## cpu_system
module cpu_system(
    input          clk,
    input          reset,
    output         imem_read,
    output [5:0]   imem_addr,
    input  [127:0] imem_rdata,
    input          imem_busywait,
    output         dmem_read,
    output         dmem_write,
    output [5:0]   dmem_addr,
    output [31:0]  dmem_wdata,
    input  [31:0]  dmem_rdata,
    input          dmem_busywait,
    output         ret_valid,
    output [31:0]  ret_pc,
    output         ret_rf_we,
    output [2:0]   ret_rf_waddr,
    output [7:0]   ret_rf_wdata
);
Settings: LEC_CHECK=0, CAP_MARGIN=20, CORE_MARGIN=2, CORE_UTILIZATION=60, SLEW_MARGIN=20; clock period 5.4 ns.
run.sh (not shown) runs the stock make flow with config.mk's settings and CLKGATE_MAP_FILE=.
The baseline reached the layout checks and failed them: negative setup slack.
Then changed:
--- a/flow/config.mk
+++ b/flow/config.mk
@@ -9,3 +9,7 @@
 export CORE_MARGIN = 2
-export CORE_UTILIZATION = 60
+export CORE_UTILIZATION = 66
+export CTS_CLUSTER_SIZE = 49
+export PLACE_DENSITY_LB_ADDON = 0.0
+export SETUP_SLACK_MARGIN = 1.59
 export SLEW_MARGIN = 20
+export TNS_END_PERCENT = 10
The new run finished but failed the layout checks on negative setup slack.
Die size came out lower by 9.0%.
First-iteration DRC count goes up by 54%.
Final cell count falls by 2.2%.
Synthesized area stays the same.
Routed wire length increases by 14%.
Then changed:
--- a/flow/config.mk
+++ b/flow/config.mk
@@ -9,7 +9,3 @@
 export CORE_MARGIN = 2
-export CORE_UTILIZATION = 66
-export CTS_CLUSTER_SIZE = 49
-export PLACE_DENSITY_LB_ADDON = 0.0
-export SETUP_SLACK_MARGIN = 1.59
+export CORE_UTILIZATION = 30
 export SLEW_MARGIN = 20
-export TNS_END_PERCENT = 10
==> flow/constraint.sdc (replaced) <==
create_clock -name core_clock -period 11.6 [get_ports {clk}]
set_input_delay 2.3200 -clock core_clock [delete_from_list [all_inputs] [get_ports {clk}]]
set_output_delay 2.3200 -clock core_clock [all_outputs]
set_load 0.01 [all_outputs]
- Now the flow finished clean
- global-route usage fell by 27 points
- register-to-register slack is better by 5.0 ns
- critical path depth drops by 3
Then changed:
--- a/flow/config.mk
+++ b/flow/config.mk
@@ -9,3 +9,5 @@
 export CORE_MARGIN = 2
-export CORE_UTILIZATION = 30
+export CORE_UTILIZATION = 66
+export CTS_CLUSTER_SIZE = 17
+export SETUP_SLACK_MARGIN = 0.83
 export SLEW_MARGIN = 20
==> flow/constraint.sdc (replaced) <==
create_clock -name core_clock -period 5.4 [get_ports {clk}]
set_input_delay 1.0800 -clock core_clock [delete_from_list [all_inputs] [get_ports {clk}]]
set_output_delay 1.0800 -clock core_clock [all_outputs]
set_load 0.01 [all_outputs]
- This time the run ran to the end with violations: negative setup slack
- cell count decreases by roughly a tenth
- register-to-register slack is worse by 4.8 ns
- sequential cell count is unchanged
- core utilization increases by 52 points
- design area increases by roughly a tenth
- die area decreases by well over a third
- global-route usage increases by 28 points

========
cpu_system again, from the RTL that the note above started with.
## cpu_system
module cpu_system(
    input          clk,
    input          reset,
    output         imem_read,
    output [5:0]   imem_addr,
    input  [127:0] imem_rdata,
    input          imem_busywait,
    output         dmem_read,
    output         dmem_write,
    output [5:0]   dmem_addr,
    output [31:0]  dmem_wdata,
    input  [31:0]  dmem_rdata,
    input          dmem_busywait,
    output         ret_valid,
    output [31:0]  ret_pc,
    output         ret_rf_we,
    output [2:0]   ret_rf_waddr,
    output [7:0]   ret_rf_wdata
);
clock: 9.54 ns
lec_check: 0
abc_area: 1
cap_margin: 20
cell_pad_in_sites_global_placement: 0
core_margin: 2
core_utilization: 61
cts_cluster_diameter: 29
cts_cluster_size: 34
gpl_routability_driven: 1
hold_slack_margin: 0.29
min_routing_layer: met1
place_density: 0.64
setup_slack_margin: 2.85
slew_margin: 20
tns_end_percent: 5
The starting point completed with no timing, DRC or antenna violations.
==> next run, changes <==
- ABC_AREA: 1 -> unset
- CORE_UTILIZATION: 61 -> 70
- CTS_CLUSTER_DIAMETER: 29 -> unset
- CTS_CLUSTER_SIZE: 34 -> 20
- GPL_ROUTABILITY_DRIVEN: 1 -> 0
- HOLD_SLACK_MARGIN: 0.29 -> unset
- PLACE_DENSITY: 0.64 -> 0.61
- SETUP_SLACK_MARGIN: 2.85 -> unset
- TNS_END_PERCENT: 5 -> unset
- clock period: 9.54 -> 8.09 ns (I/O delays scaled with it)
Effect: Now the flow reached the layout checks and failed them: setup timing. Clock-buffer cell count is lower by 123. Wire length is higher by 6.3%. Die area is lower by about 16%. Final area is lower by 7.2%. Core utilization is higher by 9.2 points. Cell count is lower by 26%.
==> next run, changes <==
- CELL_PAD_IN_SITES_GLOBAL_PLACEMENT: 0 -> unset
- CORE_UTILIZATION: 70 -> 40
- CTS_CLUSTER_SIZE: 20 -> unset
- GPL_ROUTABILITY_DRIVEN: 0 -> unset
- MIN_ROUTING_LAYER: met1 -> unset
- PLACE_DENSITY: 0.61 -> unset
- clock period: 8.09 -> 5.37 ns (I/O delays scaled with it)
After rerunning: The changed run completed and failed the layout checks on setup timing. Utilization shrinks by 33 points. Wire length goes down by 12%. Global-route usage went down by 20 points. Critical path depth decreases by 1. Worst setup slack loses 1.7 ns. Non-clock buffer count grows by 332. Design area rose by 9.0%.
==> next run, changes <==
- ABC_AREA: unset -> 1
- CORE_UTILIZATION: 40 -> 70
- CTS_CLUSTER_SIZE: unset -> 39
- PLACE_DENSITY_LB_ADDON: unset -> 0.14
- SETUP_SLACK_MARGIN: unset -> 0.74
- clock period: 5.37 -> 2.6 ns (I/O delays scaled with it)
After rerunning: With this change the flow failed in global routing with GRT-0232; die area is lower by well over a third; area after synthesis grows by a few percent; synthesized cell count rose by well over a third.

========
Setup of try-amber:
Starting RTL as in the previous note.
==> flow/config.mk <==
export PLATFORM = sky130hd
export DESIGN_NAME = cpu_system
export DESIGN_NICKNAME = cpu_system
export VERILOG_FILES = /design/flow/design.v
export SDC_FILE = /design/flow/constraint.sdc
export NUM_CORES = 4
export LEC_CHECK = 0
export CAP_MARGIN = 20
export CORE_MARGIN = 2
export CORE_UTILIZATION = 61
export SLEW_MARGIN = 20
==> flow/constraint.sdc <==
create_clock -name core_clock -period 5.4 [get_ports {clk}]
set_input_delay 1.0800 -clock core_clock [delete_from_list [all_inputs] [get_ports {clk}]]
set_output_delay 1.0800 -clock core_clock [all_outputs]
set_load 0.01 [all_outputs]
No crash in try-amber: every stage finished, but the layout fails its final checks due to setup timing.
Modified inputs, try-ember compared to try-amber
--- a/flow/config.mk
+++ b/flow/config.mk
@@ -10 +10 @@
-export CORE_UTILIZATION = 61
+export CORE_UTILIZATION = 40
==> flow/constraint.sdc <==
create_clock -name core_clock -period 9.72 [get_ports {clk}]
set_input_delay 1.9440 -clock core_clock [delete_from_list [all_inputs] [get_ports {clk}]]
set_output_delay 1.9440 -clock core_clock [all_outputs]
set_load 0.01 [all_outputs]
==> results <==
Summary of try-ember over try-amber: placer's final routability congestion estimate saw a decrease, storage element area stayed essentially flat.
Row number of antenna violations at the first check in global routing: try-ember higher / try-amber lower
Average vias per placed instance down about 13% in try-ember wrt try-amber
try-ember has completed all stages; timing, DRC and antenna checks passed.
Count of clock-buffer cells in the layout delta for try-ember relative to try-amber: 34 higher
try-ember vs. try-amber: final clock period utilization by the worst path has decreased; number of placement rows has increased.
## Diff of input files: try-tundra against try-ember
--- a/flow/config.mk
+++ b/flow/config.mk
@@ -7,0 +8 @@
+export ABC_AREA = 0
@@ -10 +11,3 @@
-export CORE_UTILIZATION = 40
+export CORE_UTILIZATION = 70
+export CTS_CLUSTER_SIZE = 39
+export SETUP_SLACK_MARGIN = 0.96
==> flow/constraint.sdc <==
create_clock -name core_clock -period 3.46 [get_ports {clk}]
set_input_delay 0.6920 -clock core_clock [delete_from_list [all_inputs] [get_ports {clk}]]
set_output_delay 0.6920 -clock core_clock [all_outputs]
set_load 0.01 [all_outputs]
Results
try-tundra did not make it past global routing, where a tool error ended it. Worst setup timing slack at the placement stage delta for try-tundra relative to try-ember: 4610 ps lower. Re total placed instance area: try-ember and try-tundra aren't equal, and the lower value belongs to try-ember. Relative to try-ember, the placeable core region measured on try-tundra has decreased by more than a quarter. HPWL after detailed placement ends up higher on try-tundra.
Input-level comparison between try-pepper and try-tundra:
--- a/flow/config.mk
+++ b/flow/config.mk
@@ -8 +7,0 @@
-export ABC_AREA = 0
@@ -11,3 +10 @@
-export CORE_UTILIZATION = 70
-export CTS_CLUSTER_SIZE = 39
-export SETUP_SLACK_MARGIN = 0.96
+export CORE_UTILIZATION = 66
==> flow/constraint.sdc <==
create_clock -name core_clock -period 4.8 [get_ports {clk}]
set_input_delay 0.9600 -clock core_clock [delete_from_list [all_inputs] [get_ports {clk}]]
set_output_delay 0.9600 -clock core_clock [all_outputs]
set_load 0.01 [all_outputs]
[summary]
Looking at floorplan row count, try-pepper sits above try-tundra.
In try-pepper the implementation ran to completion but is not tape-out ready, as the final checks report setup timing.
Total placed cells including tap cells essentially unchanged between try-tundra and try-pepper.
Compared try-tundra against try-pepper; number of distinct standard cells referenced by the synthesized netlist within noise.
In the reports for try-tundra and try-pepper, the larger area after detailed placement belongs to try-tundra.
[diff] die area, try-pepper relative to try-tundra: regression
try-pepper vs try-tundra on area of the core: try-pepper is the higher one.
Setup fix buffers added after clock tree synthesis is lower on try-pepper
The inputs of try-juniper differ from those of try-pepper as listed below.
--- a/flow/config.mk
+++ b/flow/config.mk
@@ -10 +10,2 @@
-export CORE_UTILIZATION = 66
+export CORE_UTILIZATION = 70
+export CTS_CLUSTER_SIZE = 14
==> flow/constraint.sdc <==
create_clock -name core_clock -period 3.25 [get_ports {clk}]
set_input_delay 0.6500 -clock core_clock [delete_from_list [all_inputs] [get_ports {clk}]]
set_output_delay 0.6500 -clock core_clock [all_outputs]
set_load 0.01 [all_outputs]
[summary]
From try-juniper to try-pepper, count of input and output buffers did not move at all. Die area | try-juniper < try-pepper. Clock buffer count from CTS: lower on try-juniper. Stage in which a tool error killed try-juniper: global routing. try-juniper ends up with a vertical die dimension that is 2.9% lower than in try-pepper. Cmp try-pepper and try-juniper / post-detailed-placement half-perimeter wirelength / higher: try-juniper.
Here is what was changed in the inputs of try-maple compared with try-juniper.
--- a/flow/config.mk
+++ b/flow/config.mk
@@ -8,0 +9 @@
+export CELL_PAD_IN_SITES_DETAIL_PLACEMENT = 1
@@ -10,2 +11 @@
-export CORE_UTILIZATION = 70
-export CTS_CLUSTER_SIZE = 14
+export CORE_UTILIZATION = 40
==> flow/constraint.sdc <==
create_clock -name core_clock -period 9.0 [get_ports {clk}]
set_input_delay 1.8000 -clock core_clock [delete_from_list [all_inputs] [get_ports {clk}]]
set_output_delay 1.8000 -clock core_clock [all_outputs]
set_load 0.01 [all_outputs]
Results
- In try-maple the implementation ran to completion but is not tape-out ready, as the final checks report setup timing.
- Placement-stage worst setup slack, try-maple and try-juniper, lower one = try-juniper.
- Changes observed in try-maple relative to try-juniper: cell area reported after detailed placement decreased 3100 sq um; number of H-tree levels rose by 1; die boundary height climbed 89 microns.
- Final weighted congestion in routability-driven placement went down by a little under 10% going from try-juniper to try-maple.
- Re number of synthesized register bits: no difference whatsoever between try-maple and try-juniper.
- Effective utilization at floorplan ended up 30 points lower on try-maple than on try-juniper.
- try-maple against try-juniper: HPWL after detailed placement has decreased, summed standard-cell area reported by yosys did not really move, area enclosed by the die boundary +about 70%.
